job 3910:
// systolic_top
module systolic_top (
    input  logic         i_clk,
    input  logic         i_nrst,
    input  logic         i_reg_clear,
    input  logic         i_pe_en,
    input  logic         i_psum_out_en,
    input  logic [1:0]   i_mode,
    input  logic [63:0]  i_ifmap,    
    input  logic [7:0]   i_weight,
    output logic [127:0] o_ofmap     
);
For scale: ~210 I/O pins, roughly 56000 um^2 of cells after synthesis.
Settings: LEC_CHECK=0, CAP_MARGIN=40, CORE_ASPECT_RATIO=0.5, CORE_MARGIN=2, CORE_UTILIZATION=64, CTS_CLUSTER_DIAMETER=371, CTS_CLUSTER_SIZE=98, PLACE_DENSITY=0.38, SLEW_MARGIN=20, TNS_END_PERCENT=15; clock period 6.29 ns.
run.sh (not shown) runs the stock make flow with config.mk's settings and CLKGATE_MAP_FILE=.
Job 3910: it failed with a tool error in global routing (5_1_grt), so there are no final results.
## Diff of input files: job 7255 against job 3910
# job 3910
export LEC_CHECK = 0
export CAP_MARGIN = 40
export CORE_ASPECT_RATIO = 0.5
export CORE_MARGIN = 2
export CORE_UTILIZATION = 64
export CTS_CLUSTER_DIAMETER = 371
export CTS_CLUSTER_SIZE = 98
export PLACE_DENSITY = 0.38
export SLEW_MARGIN = 20
export TNS_END_PERCENT = 15
create_clock -name core_clock -period 6.29 [get_ports {i_clk}]
# job 7255
export LEC_CHECK = 0
export CAP_MARGIN = 20
export CORE_MARGIN = 2
export CORE_UTILIZATION = 40
export SLEW_MARGIN = 20
create_clock -name core_clock -period 9.65 [get_ports {i_clk}]
Results
- Job 7255 finished every step from synthesis to the final layout, and the layout passed the timing, design-rule and antenna checks.
- Core area: job 3910 and job 7255 compared, higher one is job 7255
- Per the comparison of job 7255 with job 3910, post-CTS setup repair buffer count lower, initial cell density of the core down 25 points, number of CTS-inserted buffers +33.
- Between job 7255 and job 3910, it is job 7255 whose count of instances resized after the clock tree is built is lower, by 469.
- Overall die area on job 7255 is behind job 3910.
- Compared with job 3910, job 7255 shows standard-cell row count that has gone up by more than half.
- Higher number of cells in the design after placement was reported by job 3910, not job 7255.
- Job 7255 -> job 3910: clock sink total delta 0, exact match
- Diff job 7255..job 3910 | gate count of the mapped netlist | unchanged
Changes in job 2881 relative to job 7255:
# job 7255
export LEC_CHECK = 0
export CAP_MARGIN = 20
export CORE_MARGIN = 2
export CORE_UTILIZATION = 40
export SLEW_MARGIN = 20
create_clock -name core_clock -period 9.65 [get_ports {i_clk}]
# job 2881
export LEC_CHECK = 0
export CAP_MARGIN = 20
export CORE_MARGIN = 2
export CORE_UTILIZATION = 72
export CTS_CLUSTER_DIAMETER = 371
export CTS_CLUSTER_SIZE = 99
export PLACE_DENSITY = 0.38
export SLEW_MARGIN = 20
create_clock -name core_clock -period 5.51 [get_ports {i_clk}]
--- outcome ---
- Summary of job 2881 over job 7255: initial standard-cell utilization of the core has increased, synthesized instance count has remained practically unchanged.
- Synthesis area per yosys: job 7255 vs job 2881 identical
- Comparing job 2881 against job 7255, there is no change at all in post-synth net total.
- Measured against job 7255, the die boundary width of job 2881 comes out at 0.75 times the reference value.
- The total die size in job 2881 was lower than what job 7255 gave.
- Job 2881 -> job 7255: register share after synthesis delta 0, exact match
- [job 2881 vs job 7255] placeable core area: lower in job 2881
- Die outline height in job 2881 is about 25% below job 7255.
- Sum of net half-perimeters after detailed placement, job 2881 vs job 7255: up by more than a quarter
- Cell count after placement for job 2881 is higher than for job 7255.
- Job 2881 is listed as incomplete: the tool reported an error in clock tree synthesis (4_1_cts) and the run ended there.

## run 1
systolic_top again, from the RTL that the note above started with.
clock: 9.25 ns
lec_check: 0
cap_margin: 20
core_margin: 2
core_utilization: 65
cts_cluster_size: 40
max_routing_layer: met4
setup_slack_margin: 1.27
slew_margin: 20
> inputs changed (run 1 -> run 2)
- MAX_ROUTING_LAYER removed (was met4)
- SETUP_SLACK_MARGIN removed (was 1.27)
- CORE_UTILIZATION changed from 65 to 66
- CTS_CLUSTER_SIZE changed from 40 to 34
- the clock period (ns, I/O delays scaled along) changed from 9.25 to 7.69
Results
Of run 1 and run 2, only run 1 finishes the flow clean. Status: run 2 FAILED at global routing (tool error). Minimum setup slack after placement: higher on run 1. Comparing run 1 and run 2, placeable core area is higher on run 1. In terms of number of instances resized during post-cts repair, run 1 and run 2 differ only marginally. Re summed standard-cell area reported by yosys: no difference whatsoever between run 1 and run 2. Placed wire-length estimate went up by a little under 10% going from run 1 to run 2. Final estimated routing congestion in global placement came out lower on run 2 than on run 1.
Input changes introduced in run 3 (baseline for comparison: run 2):
- CORE_UTILIZATION: 66 -> 57
- CTS_CLUSTER_SIZE: 34 -> unset
- the clock period (ns, I/O delays scaled along): 7.69 -> 5.44
- Layout checks on run 3: not met. Flow itself completed; violations: setup timing.
- Between run 3 and run 2, it is run 3 whose starting utilization of the core area is lower, by 9.6 points.
- Between run 2 and run 3, the flow reports standard cell area after detailed placement increasing by a few percent.
- Measured against each other, run 3 and run 2 differ in number of buffers inserted to repair setup after CTS, the lower figure coming from run 3.
- Run 3 against run 2: site row count now larger; mapped cell area comparable; post-detailed-placement half-perimeter wirelength now larger.
- In the tables for run 3 and run 2, placed cell count reads higher with run 3.
- Sort run 3 and run 2 by number of clock buffers inserted by TritonCTS, ascending, and run 2 comes first.
- Diff run 2..run 3 | tally of unique sky130hd cells used after synthesis | negligible
What run 4 does differently from run 3 at the input level:
- CORE_UTILIZATION: 57 -> 61
- the clock period (ns, I/O delays scaled along): 5.44 -> 7.79
[summary]
- There was hardly any difference in proportion of power drawn by the clock network between run 4 and run 3.
- Looking only at global-route usage, and setting everything else aside, the lower value of run 4 and run 3 goes to run 3.
- Re critical path depth: run 4 is 2.6% down on run 3.
- Any difference in total wire length between run 3 and run 4 is small enough to ignore.
- Delta (run 4 minus run 3): initial core utilization rose 4.1 points, DRC violation total after the first TritonRoute iteration rose about 17%.
- For run 4, the worst-path cell with the longest stage delay was sky130_fd_sc_hd__or4_4, unlike run 3, where it was sky130_fd_sc_hd__ha_1.
- Run 4 -> stages 100% | layout checks FAIL | setup timing
Power figures rest on the tool's default switching activity, not on a simulated workload.
